==> flow/design.v <==
module pow_5_pipe
(
    input             clock,
    input      [17:0] n,
    output reg [17:0] n_pow_5
);
    reg [17:0] n_1, n_2, n_3;
    reg [17:0] n_pow_2, n_pow_3, n_pow_4;
    always @(posedge clock)
    begin
        n_1 <= n;
        n_2 <= n_1;
        n_3 <= n_2;
        n_pow_2 <= n * n;
        n_pow_3 <= n_pow_2 * n_1;
        n_pow_4 <= n_pow_3 * n_2;
        n_pow_5 <= n_pow_4 * n_3;
    end
endmodule
make LEC_CHECK=0 CAP_MARGIN=0 CORE_MARGIN=2 CORE_UTILIZATION=72 CTS_CLUSTER_DIAMETER=210 PLACE_DENSITY_LB_ADDON=0.02 SETUP_SLACK_MARGIN=0.26 SLEW_MARGIN=20 finish   # period 5.23 ns
run.sh (not shown) runs the stock make flow with config.mk's settings and CLKGATE_MAP_FILE=.
The starting point completed, yet does not pass: negative setup slack.
Next try:
ABC_AREA = 1   (was not set)
CAP_MARGIN = 20   (was 0)
CTS_CLUSTER_DIAMETER = not set   (was 210)
PLACE_DENSITY_LB_ADDON = not set   (was 0.02)
SETUP_SLACK_MARGIN = not set   (was 0.26)
clock period = 4.27 ns   (was 5.23 ns; I/O delays follow)
What happened: The new run ended with an error in global routing with GRT-0232; die area increases by 7.1%; synthesized area rose by 7.2%; synthesized cell count went up by 29%.
Next try:
ABC_AREA = not set   (was 1)
PLACE_DENSITY_LB_ADDON = 0.26   (was not set)
SETUP_SLACK_MARGIN = 0.79   (was not set)
clock period = 6.4 ns   (was 4.27 ns; I/O delays follow)
What happened: Now the flow completed with no timing, DRC or antenna violations; die area goes down by 6.6%; synthesized area goes down by 6.7%; synthesized cell count goes down by 22%.

* * *

== rev 12 ==
Starts from the design.v that is shown in full above.
==> flow/config.mk <==
export PLATFORM = sky130hd
export DESIGN_NAME = pow_5_pipe
export DESIGN_NICKNAME = pow_5_pipe
export VERILOG_FILES = /design/flow/design.v
export SDC_FILE = /design/flow/constraint.sdc
export NUM_CORES = 4
export LEC_CHECK = 0
export ABC_AREA = 0
export CAP_MARGIN = 35
export CELL_PAD_IN_SITES_DETAIL_PLACEMENT = 2
export CELL_PAD_IN_SITES_GLOBAL_PLACEMENT = 3
export CORE_MARGIN = 3
export CORE_UTILIZATION = 18
export GPL_ROUTABILITY_DRIVEN = 0
export GPL_TIMING_DRIVEN = 0
export MAX_ROUTING_LAYER = met4
export MIN_ROUTING_LAYER = met2
export PLACE_DENSITY = 0.68
export SETUP_SLACK_MARGIN = 1.22
export SLEW_MARGIN = 0
==> flow/constraint.sdc <==
create_clock -name core_clock -period 6.33 [get_ports {clock}]
set_input_delay 1.2660 -clock core_clock [delete_from_list [all_inputs] [get_ports {clock}]]
set_output_delay 1.2660 -clock core_clock [all_outputs]
set_load 0.01 [all_outputs]
Rev 12 | status: complete | timing, DRC, antenna: pass
Input changes introduced in rev 13 (baseline for comparison: rev 12):
- a change of CORE_UTILIZATION from 18 to 58
- a deleted CELL_PAD_IN_SITES_DETAIL_PLACEMENT that had been 2
- a deleted MAX_ROUTING_LAYER that had been met4
- a deleted MIN_ROUTING_LAYER that had been met2
- a deleted CELL_PAD_IN_SITES_GLOBAL_PLACEMENT that had been 3
- a change of CAP_MARGIN from 35 to 30
- a deleted GPL_ROUTABILITY_DRIVEN that had been 0
- a change of the clock period (ns, I/O delays scaled along) from 6.33 to 4.34
==> results <==
Looking only at total met3 wirelength after detailed routing, and setting everything else aside, the higher value of rev 12 and rev 13 goes to rev 12.
Non-clock buffer share of cell area, rev 12 and rev 13: higher on rev 13
Against rev 12, rev 13 comes in 4 lower on count of clock buffers in the final design.
Diff rev 12 and rev 13: wire length of the first global-routing pass higher in rev 12
Rev 12 and rev 13 ended up with roughly the same final non-filler cell area.
Rev 13 ran in full, but the layout does not pass; the checks complain about negative setup slack.
Rev 13 against rev 12: horizontal extent of the die moved down, overall via count from detail_route went down, yosys stat chip area level.

* * *

## job 9833
RTL: the design.v shown in full above, as it stands there.
clock: 6.4 ns
lec_check: 0
cap_margin: 20
core_margin: 2
core_utilization: 40
cts_cluster_diameter: 210
cts_cluster_size: 99
slew_margin: 20
tns_end_percent: 25
Job 9833 ended with every stage complete and zero timing, DRC or antenna violations.
Modified inputs, job 5638 compared to job 9833
Settings: CTS_CLUSTER_DIAMETER now 212, was 210; CTS_CLUSTER_SIZE now 100, was 99.
--- outcome ---
Diff job 5638..job 9833 | number of buffers inserted by port buffering | unchanged. Taking job 9833 as the reference, in job 5638 xor and xnor fraction of the mapped netlist area essentially unchanged, worst setup margin essentially unchanged, post-cts gate resize count essentially unchanged, maximum number of buffers from clock root to sink essentially unchanged.

* * *

== north ==
Starts from the design.v that is shown in full above.
export LEC_CHECK = 0
export ABC_AREA = 1
export CAP_MARGIN = 40
export CORE_MARGIN = 2
export CORE_UTILIZATION = 16
export PLACE_DENSITY = 0.68
export SETUP_SLACK_MARGIN = 0.19
export SLEW_MARGIN = 0
create_clock -name core_clock -period 4.34 [get_ports {clock}]
Although north finished all stages, its layout failed final checks on negative setup slack.
> inputs changed (north -> south)
diff --git a/flow/config.mk b/flow/config.mk
--- a/flow/config.mk
+++ b/flow/config.mk
@@ -8,2 +8,2 @@
-export ABC_AREA = 1
-export CAP_MARGIN = 40
+export ABC_AREA = 0
+export CAP_MARGIN = 30
@@ -11 +11 @@
-export CORE_UTILIZATION = 16
+export CORE_UTILIZATION = 58
Results
south and north: no clean run
Although it ran to completion, north produced a layout that fails the final checks because of negative setup slack.
south completed end to end; final checks failed (negative setup slack).
Least setup slack across all paths after layout (south over north): decrease, 0.089 ns
south vs north: synthesis area per yosys down in south
Between south and north, the synthesized instance count is higher for north.
Modified inputs, east compared to south
diff --git a/flow/config.mk b/flow/config.mk
--- a/flow/config.mk
+++ b/flow/config.mk
@@ -8,2 +8 @@
-export ABC_AREA = 0
-export CAP_MARGIN = 30
+export CAP_MARGIN = 20
@@ -11,4 +10,2 @@
-export CORE_UTILIZATION = 58
-export PLACE_DENSITY = 0.68
-export SETUP_SLACK_MARGIN = 0.19
-export SLEW_MARGIN = 0
+export CORE_UTILIZATION = 44
+export SLEW_MARGIN = 20
==> flow/constraint.sdc <==
create_clock -name core_clock -period 6.25 [get_ports {clock}]
set_input_delay 1.2500 -clock core_clock [delete_from_list [all_inputs] [get_ports {clock}]]
set_output_delay 1.2500 -clock core_clock [all_outputs]
set_load 0.01 [all_outputs]
==> results <==
Of south and east, only east finishes the flow clean.
Finished, but not clean: south, with negative setup slack.
Going from south to east, wire length of the first global-routing pass -12%; setup slack moved up; number of synthesized flops with an enable pin about even.
Number of clock buffers in the layout: higher on east
east has register fraction of the total cell area above what south had.
Critical path depth for east is lower than for south.
Comparing south and east, number of gates resized after cts is lower on east.
Compared east against south; sequential cell count within noise.
Summary of the comparison: depth of the worst register-to-register path is higher in east, relative to south.
On east: chip area is about 30% higher than what south gave.
> inputs changed (east -> west)
diff --git a/flow/config.mk b/flow/config.mk
--- a/flow/config.mk
+++ b/flow/config.mk
@@ -10 +10 @@
-export CORE_UTILIZATION = 44
+export CORE_UTILIZATION = 40
==> flow/constraint.sdc <==
create_clock -name core_clock -period 6.4 [get_ports {clock}]
set_input_delay 1.2800 -clock core_clock [delete_from_list [all_inputs] [get_ports {clock}]]
set_output_delay 1.2800 -clock core_clock [all_outputs]
set_load 0.01 [all_outputs]
### Flow results
- Post-layout utilization of the core in west vs east: down 4.5 points
- Reported for west and east, final hold violation count turned out identical to the last digit.
- Taking east as the reference, in west total routing resource utilization after global routing went down 2.0 points; number of vias after detailed routing held; count of clock-buffer cells in the layout went down 3.
Modified inputs, middle compared to west
diff --git a/flow/config.mk b/flow/config.mk
--- a/flow/config.mk
+++ b/flow/config.mk
@@ -10,0 +11,3 @@
+export CTS_CLUSTER_DIAMETER = 297
+export CTS_CLUSTER_SIZE = 100
+export HOLD_SLACK_MARGIN = 0.28
middle finished all stages; the layout is clean.
west and middle ended up with nearly the same I/O pin total.
~same critical path data arrival time in west and middle
Routed length on met3 of middle is on par with west.
On detailed-route via count, west and middle are basically level.
